==> flow/design.v (excerpt) <==
module cordic(
        clk_in,
        reset_n,
        ena,
        phase_in,
        phase_out,
        cos_o,
        sin_o
        );
For scale: roughly 5700 cells after synthesis, about 600 flip-flops, about 67 I/O pins, about 0.040 mm2 of cells after synthesis.
Settings: LEC_CHECK=0, ABC_AREA=1, CAP_MARGIN=20, CELL_PAD_IN_SITES_DETAIL_PLACEMENT=0, CORE_MARGIN=2, CORE_UTILIZATION=66, GPL_TIMING_DRIVEN=1, MIN_ROUTING_LAYER=met1, SETUP_SLACK_MARGIN=0.49, SLEW_MARGIN=20; clock period 3.28 ns.
run.sh (not shown) runs the stock make flow with config.mk's settings and CLKGATE_MAP_FILE=.
Change:
Settings changed: ABC_AREA 1 to 0, CORE_UTILIZATION 66 to 72, PLACE_DENSITY from default to 0.66.
After rerunning: The new run ended with an error in 4_1_cts on DPL-0033; die size goes down by about 15%; synthesized area fell by 7.8%; synthesized cell count went down by 26%.
Change:
Settings changed: CORE_UTILIZATION 72 to 70, CTS_CLUSTER_SIZE from default to 35, PLACE_DENSITY 0.66 to default.
After rerunning:
- The new run failed in 5_1_grt, error GRT-0232
- die size came out higher by 2.8%
- synthesized cell count is unchanged
- synthesized area is unchanged
Change:
Settings changed: ABC_AREA 0 to default, CELL_PAD_IN_SITES_DETAIL_PLACEMENT 0 to default, CORE_UTILIZATION 70 to 64, CTS_CLUSTER_SIZE 35 to default, GPL_TIMING_DRIVEN 1 to default, MIN_ROUTING_LAYER met1 to default, SETUP_SLACK_MARGIN 0.49 to default.
Clock period 3.28 ns to 3.47 ns, I/O delays scaled along.
What happened:
- This time the run finished but fails on setup timing
- die size went up by roughly a tenth
- synthesized cell count stays the same
- area after synthesis does not change
Change:
Settings changed: ABC_AREA from default to 1, CORE_ASPECT_RATIO from default to 0.83, CORE_UTILIZATION 64 to 40, MAX_ROUTING_LAYER from default to met4.
Clock period 3.47 ns to 5.0 ns, I/O delays scaled along.
After rerunning: With this change the flow finished clean. Cell count goes up by 26%. Register-to-register slack gains 1500 ps. Non-clock buffer count goes down by 564. Synthesized cell count goes up by 35%. Sequential cell count does not change. Routed wire length goes up by 5.3%.

---

build 88:
Starting RTL as in the previous note.
Settings: LEC_CHECK=0, ABC_AREA=0, CAP_MARGIN=20, CELL_PAD_IN_SITES_DETAIL_PLACEMENT=0, CORE_MARGIN=2, CORE_UTILIZATION=46, CTS_CLUSTER_SIZE=41, GPL_ROUTABILITY_DRIVEN=0, GPL_TIMING_DRIVEN=0, MIN_ROUTING_LAYER=met1, PLACE_DENSITY_LB_ADDON=0.21, SETUP_SLACK_MARGIN=0.75, SLEW_MARGIN=10; clock period 3.28 ns.
Build 88 finished all stages; however, its layout fails the closing checks, the failures being negative setup slack.
--- input diff build 88..build 8 ---
- a deleted MIN_ROUTING_LAYER that had been met1
- a deleted CTS_CLUSTER_SIZE that had been 41
- a change of ABC_AREA from 0 to 1
- a deleted SETUP_SLACK_MARGIN that had been 0.75
- a deleted GPL_ROUTABILITY_DRIVEN that had been 0
- a deleted PLACE_DENSITY_LB_ADDON that had been 0.21
- a change of SLEW_MARGIN from 10 to 20
- a deleted CELL_PAD_IN_SITES_DETAIL_PLACEMENT that had been 0
- a deleted GPL_TIMING_DRIVEN that had been 0
- a change of CORE_UTILIZATION from 46 to 66
- a change of the clock period (ns, I/O delays scaled along) from 3.28 to 3.19
Results
Build 88 -> build 8: width of the die decreased by more than 10%. In build 8, the footprint of the multi-input gates came out about 9% below the value in build 88. The wire length on met3 in build 88 is 0.72 times that in build 8. Build 8: no failed stages, no open violations at the end. The number of cells on the worst reg-to-reg path of build 8 is higher than that of build 88. A end point of the critical path of x[9][13] is what build 88 shows, while x[5][2] belongs to build 8. In build 8, the setup skew after layout came out 0.039 ns above the value in build 88.
For build 92, these inputs were changed with respect to build 8:
- CTS_CLUSTER_DIAMETER now 271, previously not set
- MAX_ROUTING_LAYER now met4, previously not set
- the clock period (ns, I/O delays scaled along) now 2.61, was 3.19
Notes after the runs:
Build 92: it failed during global routing (5_1_grt), and the tool reported GRT-0232.
Build 8 closes out successfully: all stages finished, all timing, DRC and antenna checks passed.
Comparing number of buffers inserted to repair setup after CTS for build 92 and build 8, the smaller number came from build 8.
Comparing build 92 and build 8, the higher post-placement cell area was measured on build 92.
In build 92 the pre-CTS setup slack turned out 0.26 ns lower than in build 8.
Between build 8 and build 92, the number of storage elements in the synthesis netlist does not differ in any meaningful way.
Build 92 ended with more final weighted congestion in routability-driven placement than build 8.
Count of placed standard cells including taps (build 92 / build 8): 1.10

---

## red
Starting RTL as in the previous note.
## cordic
module cordic(
        clk_in,
        reset_n,
        ena,
        phase_in,
        phase_out,
        cos_o,
        sin_o
        );
==> flow/config.mk <==
export PLATFORM = sky130hd
export DESIGN_NAME = cordic
export DESIGN_NICKNAME = cordic
export VERILOG_FILES = /design/flow/design.v
export SDC_FILE = /design/flow/constraint.sdc
export NUM_CORES = 4
export LEC_CHECK = 0
export ABC_AREA = 0
export CAP_MARGIN = 20
export CELL_PAD_IN_SITES_DETAIL_PLACEMENT = 0
export CORE_MARGIN = 2
export CORE_UTILIZATION = 68
export CTS_CLUSTER_SIZE = 35
export GPL_TIMING_DRIVEN = 1
export MIN_ROUTING_LAYER = met1
export SETUP_SLACK_MARGIN = 0.49
export SLEW_MARGIN = 20
==> flow/constraint.sdc <==
create_clock -name core_clock -period 3.28 [get_ports {clk_in}]
set_input_delay 0.6560 -clock core_clock [delete_from_list [all_inputs] [get_ports {clk_in}]]
set_output_delay 0.6560 -clock core_clock [all_outputs]
set_load 0.01 [all_outputs]
red got as far as global routing, where a tool error ended the run.
#### Input delta (blue over red)
- swapping 0 for 1 in ABC_AREA
- clearing MIN_ROUTING_LAYER, which used to be met1
- clearing GPL_TIMING_DRIVEN, which used to be 1
- clearing CELL_PAD_IN_SITES_DETAIL_PLACEMENT, which used to be 0
- clearing SETUP_SLACK_MARGIN, which used to be 0.49
- swapping 68 for 57 in CORE_UTILIZATION
- clearing CTS_CLUSTER_SIZE, which used to be 35
- swapping 3.28 for 3.93 in the clock period (ns, I/O delays scaled along)
--- outcome ---
- blue against red: number of cells in Yosys stat moved up; depth of the CTS H-tree moved up.
- Against red as the reference, blue delivers a higher synthesized cell count.
- Having completed the whole flow, blue delivered a layout that passed the timing, design-rule and antenna checks.
- For the count of unique library cells instantiated by Yosys, blue came in 45 lower than red did.
- The number of rows in the core area reported for blue is greater than that of red by 12.
- From red to blue the numbers moved as follows: post-synthesis share of cell area spent on and, or, nand and nor gates went up 10 points; core area rose by 16000 um^2.
- Taking red as the reference, in blue area fraction in mux cells shrank by 1.1 points; number of gates resized after CTS now smaller; total nets after synthesis up 32%.
- Synthesized area divided by synthesized cell count (blue / red): 0.804
### blue -> green
- SETUP_SLACK_MARGIN now 0.95, previously not set
- CTS_CLUSTER_SIZE now 64, previously not set
- ABC_AREA no longer set, was 1
- the clock period (ns, I/O delays scaled along) now 3.48, was 3.93
Results
green completed end to end; final checks failed (negative setup slack). Compared with blue, the router placed fewer vias in green. green vs. blue: register fraction of the total cell area went down by 2.9 points. green vs blue, core region area went down by 8.0%. Compared with blue, green shows a number of logic stages on the critical path including buffering that is 2 lower. From blue to green the numbers moved as follows: multiplexer fraction of the synthesized cell area saw an increase, synthesized netlist net count saw a decrease. In the metrics for green and blue, the one carrying the higher core utilization is green. Global-route wire length before repair on green is ahead of blue. Routed metal-1 wire length, green and blue, higher one = blue. Compared green vs blue, and finished layout cell area is up in green.
Setup changes, green to orange
- a deleted SETUP_SLACK_MARGIN that had been 0.95
- a change of CORE_UTILIZATION from 57 to 31
- a deleted CTS_CLUSTER_SIZE that had been 64
- an added CORE_ASPECT_RATIO of 0.96
- a change of the clock period (ns, I/O delays scaled along) from 3.48 to 5.0
--- outcome ---
Re via count: orange and green aren't equal, and the higher value belongs to green.
A end of the critical path of x[8][7] is what green shows, while x[9][8] belongs to orange.
When orange is set beside green, its die extent in x turns out to be about 40% larger.
Looking at worst hold slack across orange and green, the one that comes out higher is orange.
orange: max-slew headroom at the worst pin lower than green
orange finished every stage and its layout cleared the timing, design-rule and antenna checks.
Compared to green, the routing of orange uses less wire.

---

The RTL this note starts from:
==> flow/design.v <==
module cordic(
        clk_in,
        reset_n,
        ena,
        phase_in,
        phase_out,
        cos_o,
        sin_o
        );
  parameter dat_width = 16, pha_width =16, pipeline = 10;
  input clk_in, reset_n, ena;
  input [pha_width-1 : 0] phase_in;
  output [pha_width-1 : 0] phase_out;
  output [dat_width-1 : 0] cos_o, sin_o;
  reg [dat_width-1 : 0] x[pipeline :0];
  reg [dat_width-1 : 0] y[pipeline :0];
  reg [pha_width-1 : 0] z[pipeline :0];
  reg [pha_width-1 : 0] phase_tmp[pipeline :0];
  wire [dat_width-1:0] amp;
  wire [pha_width-1:0] atan [32:0];
  assign amp = 32'd1304065887 >>(32-dat_width);       
  assign atan[0] = 32'd536870912 >>(32-pha_width);    
	assign atan[1] = 32'd316933407 >>(32-pha_width);    
	assign atan[2]	= 32'd167458907 >>(32-pha_width);    
	assign atan[3]= 32'd85004756 >>(32-pha_width);      
	assign atan[4]= 32'd42667331 >>(32-pha_width);      
	assign atan[5]= 32'd21354465 >>(32-pha_width);      
	assign atan[6]= 32'd10679838 >>(32-pha_width);      
	assign atan[7]= 32'd5340245 >>(32-pha_width);       
	assign atan[8]= 32'd2670163 >>(32-pha_width);       
	assign atan[9]= 32'd1335087 >>(32-pha_width);       
	assign atan[10]= 32'd667544 >>(32-pha_width);       
	assign atan[11]= 32'd333772 >>(32-pha_width);       
	assign atan[12]= 32'd166886 >>(32-pha_width);       
	assign atan[13]= 32'd83443 >>(32-pha_width);       
	assign atan[14]= 32'd41722 >>(32-pha_width);       
	assign atan[15]= 32'd20861 >>(32-pha_width);       
	assign atan[16]= 32'd10430 >>(32-pha_width);       
	assign atan[17]= 32'd5215 >>(32-pha_width);       
	assign atan[18]= 32'd2608 >>(32-pha_width);       
	assign atan[19]= 32'd1304 >>(32-pha_width);       
	assign atan[20]= 32'd652 >>(32-pha_width);       
	assign atan[21]= 32'd326 >>(32-pha_width);      
	assign atan[22]= 32'd163 >>(32-pha_width);
	assign atan[23]= 32'd81 >>(32-pha_width);
	assign atan[24]= 32'd41 >>(32-pha_width);
	assign atan[25]= 32'd20 >>(32-pha_width);
	assign atan[26]= 32'd10 >>(32-pha_width);
	assign atan[27]= 32'd5 >>(32-pha_width);
	assign atan[28]= 32'd3 >>(32-pha_width);
	assign atan[29]= 32'd1 >>(32-pha_width);
	assign atan[30]= 32'd1 >>(32-pha_width);
	assign atan[31]= 32'd0 >>(32-pha_width);
	assign atan[32]= 32'd0 >>(32-pha_width);
always @(posedge clk_in )
begin
  if( !reset_n )   
  begin
     x[0] <= 0;
      y[0] <= 0;
      z[0] <= 0;
      phase_tmp[0] <=  0;
  end
  else
  begin
      x[0] <= amp;
      y[0] <= 0;
      z[0] <= { 2'b0, phase_in[pha_width-3 : 0]};
      phase_tmp[0] <=  phase_in;                  
  end    
end
genvar i;
  wire [dat_width-1 : 0] x_tmp[pipeline-1 :0];
  wire [dat_width-1 : 0] y_tmp[pipeline-1 :0];
  wire [pha_width-1 : 0] z_tmp[pipeline-1 :0];
generate for(i=1;i<=pipeline;i=i+1) begin:cordic_core  
  cordic_step #(dat_width,pha_width,i) cordic_step_inst(x[i-1],y[i-1],z[i-1],atan[i-1],x_tmp[i-1],y_tmp[i-1],z_tmp[i-1]);
  always @(posedge clk_in)
  begin
   if(!reset_n)
   begin
      x[i] <= 0;
      y[i] <= 0;
      z[i] <= 0;
      phase_tmp[i]<=0;
   end
   else 
   begin             
      x[i] <= x_tmp[i-1];     
      y[i] <= y_tmp[i-1];     
      z[i] <= z_tmp[i-1]; 
      phase_tmp[i] <= phase_tmp[i-1];      
   end        
  end
end
endgenerate
reg [dat_width-1 : 0] cos_o, sin_o;
reg [pha_width-1 : 0] phase_out;
wire [pha_width-1:0] quad_tmp;
wire [1:0] quad;
assign quad_tmp = phase_tmp[pipeline];
assign quad = quad_tmp[pha_width-1: pha_width-2];
wire [dat_width-1 : 0] x_o_wire, y_o_wire;
wire [dat_width-1 : 0] x_o_wire_tmp, y_o_wire_tmp;
assign x_o_wire_tmp = x[pipeline];
assign y_o_wire_tmp = y[pipeline];
assign x_o_wire = x_o_wire_tmp[dat_width-1] ? {(dat_width){1'b0}} : x[pipeline];
assign y_o_wire = y_o_wire_tmp[dat_width-1] ? {(dat_width){1'b0}} : y[pipeline];
always @(posedge clk_in)
begin
  if( !reset_n)
  begin
    cos_o <= 0;
    sin_o <= 0;
    phase_out <= 0;    
  end
  else    
  begin
    case( quad[1:0] )
      2'b00:begin
            cos_o <= x_o_wire; 
            sin_o <= y_o_wire; 
            end
      2'b01:begin
            cos_o <= ~y_o_wire + 1'b1;
            sin_o <= x_o_wire;
            end
      2'b10:begin
            cos_o <= ~x_o_wire + 1'b1;
            sin_o <= ~y_o_wire + 1'b1;
            end
      2'b11:begin
            cos_o <= y_o_wire;
            sin_o <= ~x_o_wire + 1'b1;
            end
      default:begin
            cos_o <= x_o_wire;
            sin_o <= y_o_wire;
            end
    endcase
    phase_out <= phase_tmp[pipeline];
  end
end
endmodule
module cordic_step(
  dat_a,
  dat_b,
  dat_c,
  dat_pha,
  out_a,
  out_b,
  out_c
  );
  parameter dat_width = 16, pha_width = 16, pipe_index = 3;
  input [dat_width-1:0] dat_a, dat_b;
  input [pha_width-1:0] dat_c;
  input [pha_width-1:0] dat_pha;
  output[dat_width-1:0] out_a, out_b;
  output [pha_width-1:0] out_c;
  wire [dat_width:0] out_a_tmp1, out_a_tmp2, out_a_tmp3, out_b_tmp1, out_b_tmp2, out_b_tmp3;
  wire [pha_width-1:0] out_c_tmp1,out_c_tmp2 ;
  wire [1:0] ov_a,ov_b;
generate
  if(pipe_index == 6'b1 )
  begin
    assign out_a_tmp1 = { dat_a[dat_width-1], dat_a} + { dat_b[dat_width-1], dat_b};
    assign out_b_tmp1 = { dat_b[dat_width-1], dat_b} - { dat_a[dat_width-1], dat_a};
    assign out_c_tmp1 = dat_c + dat_pha;
    assign out_a_tmp2 = { dat_a[dat_width-1], dat_a} - { dat_b[dat_width-1], dat_b};
    assign out_b_tmp2 = { dat_b[dat_width-1], dat_b} + { dat_a[dat_width-1], dat_a};
    assign out_c_tmp2 = dat_c - dat_pha;
  end
  else
  begin
     assign out_a_tmp1 = { dat_a[dat_width-1], dat_a} + { { (pipe_index){dat_b[dat_width-1]} }, dat_b[dat_width-1: (pipe_index-1)] } ;
     assign out_b_tmp1 = { dat_b[dat_width-1], dat_b} - { { (pipe_index){dat_a[dat_width-1]} }, dat_a[dat_width-1: (pipe_index-1)] } ;
     assign out_c_tmp1 = dat_c + dat_pha;
     assign out_a_tmp2 = { dat_a[dat_width-1], dat_a} - { { (pipe_index){dat_b[dat_width-1]} }, dat_b[dat_width-1: (pipe_index-1)] } ;
     assign out_b_tmp2 = { dat_b[dat_width-1], dat_b} + { { (pipe_index){dat_a[dat_width-1]} }, dat_a[dat_width-1: (pipe_index-1)] } ;
     assign out_c_tmp2 = dat_c - dat_pha;
  end
  assign out_a_tmp3 = dat_c[pha_width-1] ? out_a_tmp1 :out_a_tmp2;
  assign out_b_tmp3 = dat_c[pha_width-1] ? out_b_tmp1 :out_b_tmp2;
endgenerate
  assign ov_a = out_a_tmp3[dat_width:dat_width-1];
  assign ov_b = out_b_tmp3[dat_width:dat_width-1];
  assign out_a = ~^ ov_a ? (out_a_tmp3[dat_width-1:0]):(ov_a[1] ? {1'b1, {(dat_width-1){1'b0}} } : {1'b0, {(dat_width-1){1'b1}} } );
  assign out_b = ~^ ov_b ? (out_b_tmp3[dat_width-1:0]):(ov_b[1] ? {1'b1, {(dat_width-1){1'b0}} } : {1'b0, {(dat_width-1){1'b1}} } );
  assign out_c = dat_c[pha_width-1] ? out_c_tmp1 :out_c_tmp2;
endmodule
make LEC_CHECK=0 ABC_AREA=0 CAP_MARGIN=20 CELL_PAD_IN_SITES_DETAIL_PLACEMENT=0 CORE_MARGIN=2 CORE_UTILIZATION=71 CTS_CLUSTER_SIZE=42 GPL_TIMING_DRIVEN=1 MIN_ROUTING_LAYER=met1 SETUP_SLACK_MARGIN=0.49 SLEW_MARGIN=20 finish   # period 3.28 ns
The starting point ended with an error in global routing (5_1_grt).
Next try:
Settings changed: CORE_UTILIZATION 71 to 46, CTS_CLUSTER_SIZE 42 to unset, GPL_TIMING_DRIVEN 1 to 0, HOLD_SLACK_MARGIN set to 0.03, PLACE_DENSITY_LB_ADDON set to 0.21, SETUP_SLACK_MARGIN 0.49 to 0.75, SLEW_MARGIN 20 to 10.
Effect: With this change the flow finished with negative setup slack left; die area is higher by 53%; synthesized area stays the same; synthesized cell count stays the same.
Next try:
Settings changed: ABC_AREA 0 to 1, CELL_PAD_IN_SITES_DETAIL_PLACEMENT 0 to unset, CORE_UTILIZATION 46 to 40, GPL_TIMING_DRIVEN 0 to unset, HOLD_SLACK_MARGIN 0.03 to unset, MIN_ROUTING_LAYER met1 to unset, PLACE_DENSITY_LB_ADDON 0.21 to unset, SETUP_SLACK_MARGIN 0.75 to unset, SLEW_MARGIN 10 to 20.
Clock period 3.28 ns to 3.84 ns, I/O delays scaled along.
What happened: With this change the flow finished clean. Non-clock buffer count is lower by 520. Synthesized cell count is higher by about 35%. Setup slack gets better by 0.86 ns.
Next try:
Settings changed: CORE_UTILIZATION 40 to 72, MAX_ROUTING_LAYER set to met4, PLACE_DENSITY set to 0.65.
Clock period 3.84 ns to 3.26 ns, I/O delays scaled along.
The new run completed without violations; sequential cell count stays the same; synthesized cell count is unchanged; non-clock buffer count increases by 71; cell area hardly moves; global-route usage grows by 17 points; clock-buffer cell count goes down by 6; via count goes up by 7.5%; worst setup slack degrades by 0.24 ns; first-iteration DRC count is higher by 69%; hold slack is about the same.
Next try:
Settings changed: ABC_AREA 1 to unset, CORE_UTILIZATION 72 to 66, MAX_ROUTING_LAYER met4 to unset, PLACE_DENSITY 0.65 to unset.
Clock period 3.26 ns to 3.48 ns, I/O delays scaled along.
The changed run finished but failed the layout checks on negative setup slack.
Critical path depth goes down by 2.
Clock-buffer cell count rises by 1.
Fmax decreases by 16%.
Non-clock buffer count came out higher by 456.
Global-route usage goes down by 6.0 points.
Cell count fell by 15%.
Worst setup slack degrades by 0.36 ns.
Core utilization went up by 3.2 points.
Worst hold slack gets worse by 0.013 ns.
Cell area went up by 5.4%.
